// color_centroid
module color_centroid
  (
    input         clk,
    input         rst,           
    input  [2:0]  rgbfilter,     
    input         new_frame_i,   
    output [14:0] orig_addr,
    input  [11:0] orig_pxl,
    output        proc_we,
    output [14:0] proc_addr,
    output [11:0] proc_pxl,
    output [7:0]  centroid,
    output        new_centroid,
    output [2:0]  proximity
  );
For scale: ~2200 cells after synthesis, roughly 400 flip-flops, about 73 I/O pins, roughly 0.021 mm^2 of cells after synthesis.
make LEC_CHECK=0 CAP_MARGIN=20 CELL_PAD_IN_SITES_DETAIL_PLACEMENT=1 CELL_PAD_IN_SITES_GLOBAL_PLACEMENT=0 CORE_ASPECT_RATIO=0.68 CORE_MARGIN=7 CORE_UTILIZATION=45 CTS_CLUSTER_SIZE=84 MIN_ROUTING_LAYER=met1 SLEW_MARGIN=40 TNS_END_PERCENT=85 finish   # period 3.12 ns
run.sh (not shown) runs the stock make flow with config.mk's settings and CLKGATE_MAP_FILE=.
The baseline completed, yet does not pass: setup timing.
Then changed:
==> flow/config.mk (replaced) <==
export PLATFORM = sky130hd
export DESIGN_NAME = color_centroid
export DESIGN_NICKNAME = color_centroid
export VERILOG_FILES = /design/flow/design.v
export SDC_FILE = /design/flow/constraint.sdc
export NUM_CORES = 4
export LEC_CHECK = 0
export CAP_MARGIN = 20
export CORE_MARGIN = 2
export CORE_UTILIZATION = 40
export SLEW_MARGIN = 20
==> flow/constraint.sdc (replaced) <==
create_clock -name core_clock -period 10.0 [get_ports {clk}]
set_input_delay 2.0000 -clock core_clock [delete_from_list [all_inputs] [get_ports {clk}]]
set_output_delay 2.0000 -clock core_clock [all_outputs]
set_load 0.01 [all_outputs]
Outcome: Now the flow completed without violations; final area decreases by 6.5%; synthesized area is unchanged; final cell count came out lower by 3.4%; global-route usage fell by 4.8 points; via count goes down by 8.3%; worst setup slack is better by 5700 ps; sequential share of layout area rises by 2.7 points; non-clock buffer count came out lower by 189; wire length came out lower by 20%; critical path depth drops by 2; clock skew is about the same.
Then changed:
==> flow/constraint.sdc (replaced) <==
create_clock -name core_clock -period 5.31 [get_ports {clk}]
set_input_delay 1.0620 -clock core_clock [delete_from_list [all_inputs] [get_ports {clk}]]
set_output_delay 1.0620 -clock core_clock [all_outputs]
set_load 0.01 [all_outputs]
=>
- sequential power goes up by 89%
- register-to-register slack degrades by 4100 ps
- sequential share of layout area came out lower by 0.11 points
- count of clock-buffer cells in the layout decreases by 2
Then changed:
--- a/flow/config.mk
+++ b/flow/config.mk
@@ -7,0 +8 @@
+export ABC_AREA = 1
@@ -10 +11 @@
-export CORE_UTILIZATION = 40
+export CORE_UTILIZATION = 72
==> flow/constraint.sdc (replaced) <==
create_clock -name core_clock -period 3.6 [get_ports {clk}]
set_input_delay 0.7200 -clock core_clock [delete_from_list [all_inputs] [get_ports {clk}]]
set_output_delay 0.7200 -clock core_clock [all_outputs]
set_load 0.01 [all_outputs]
Wire length came out higher by 15%; power came out higher by 20%; core utilization is higher by 37 points; cell area climbs by about 3.4%; area after synthesis increases by about 4%; worst hold slack is better by 20 ps; register-to-register slack is worse by 490 ps; die area came out lower by 41%.

========
## run 1
Starting RTL as in the previous note.
clock: 2.97 ns
lec_check: 0
abc_area: 1
cap_margin: 0
core_margin: 2
core_utilization: 72
cts_cluster_diameter: 309
hold_slack_margin: -0.09
place_density: 0.63
setup_slack_margin: -0.2
slew_margin: 20
The layout from run 1, despite a flow that completed every stage, fails the layout checks, with the failing checks listed as setup timing.
Changes in run 2 relative to run 1:
- SETUP_SLACK_MARGIN no longer set, was -0.2
- CTS_CLUSTER_DIAMETER now 242, was 309
- HOLD_SLACK_MARGIN no longer set, was -0.09
- PLACE_DENSITY now 0.65, was 0.63
- CAP_MARGIN now 20, was 0
- the clock period (ns, I/O delays scaled along) now 3.25, was 2.97
Results
- From the logs: run 2 reached the end of the flow and failed the layout checks with setup timing.
- The layout from run 1, despite a flow that completed every stage, fails the layout checks, with the failing checks listed as setup timing.
- Taking run 1 over run 2, the total of plain and repair buffers excluding clock buffers ratio works out to 1.15.
- Transition at the pin with the smallest max-transition slack down 0.19 ns in run 2 wrt run 1
- Between run 1 and run 2, footprint of the multi-input gates increased.
- Power (run 2 over run 1): decrease, 1.4 mW
- In the reports for run 2 and run 1, the larger setup slack belongs to run 2.
- Run 2 vs run 1, minimum hold slack went up by 0.0053 ns.
- Re fmax: run 2 and run 1 aren't equal, and the lower value belongs to run 2.
- The fraction of power consumed by the clock network in run 2 was lower than what run 1 gave.
Setup changes, run 2 to run 3
- clearing CTS_CLUSTER_DIAMETER, which used to be 242
- swapping 72 for 53 in CORE_UTILIZATION
- clearing ABC_AREA, which used to be 1
- clearing PLACE_DENSITY, which used to be 0.65
- swapping 3.25 for 5.31 in the clock period (ns, I/O delays scaled along)
No stage failed in run 3, and the final checks on the layout all came back clean.
[compare] base=run 2 new=run 3: share of cell area taken by flip-flops and latches increased 3.6 points; post-detailed-route via-to-cell ratio shrank by about 8%; critical path depth ~0 delta.
Run comparison: run 2 launch point of the worst path color_filter.colorpxls_left_o[12]$_DFFE_PP0P_; run 3 launch point of the worst path color_filter.colorpxls_rght_o[1]$_DFFE_PP0P_
The count of instances resized after the clock tree is built in run 3 sits 13 below the value recorded for run 2.
Compared with run 2, run 3 improves worst reg-to-reg setup slack.
Comparing run 2 and run 3, the higher all-layer global routing usage is on run 2.
Lower fmax goes to run 3 over run 2.
From run 2 to run 3, quantity of hold-fixing buffers added after cts did not move at all.
Modified inputs, run 4 compared to run 3
- CAP_MARGIN now 0, was 20
- MAX_ROUTING_LAYER now met4, previously not set
- CORE_UTILIZATION now 40, was 53
- the clock period (ns, I/O delays scaled along) now 10.0, was 5.31
## What came out
Looking at cell type of the slowest stage on the worst timing path, the sky130_fd_sc_hd__or2_1 result is from run 4; the sky130_fd_sc_hd__nor4b_2 one comes from run 3.
Run 4 ran to completion and came out clean on the timing, design-rule and antenna checks.
Summary of run 4 over run 3: portion of total power attributed to combinational logic went up; core utilization dropped 15 points; cell area increased 190 um^2.
Power figures rest on the tool's default switching activity, not on a simulated workload.
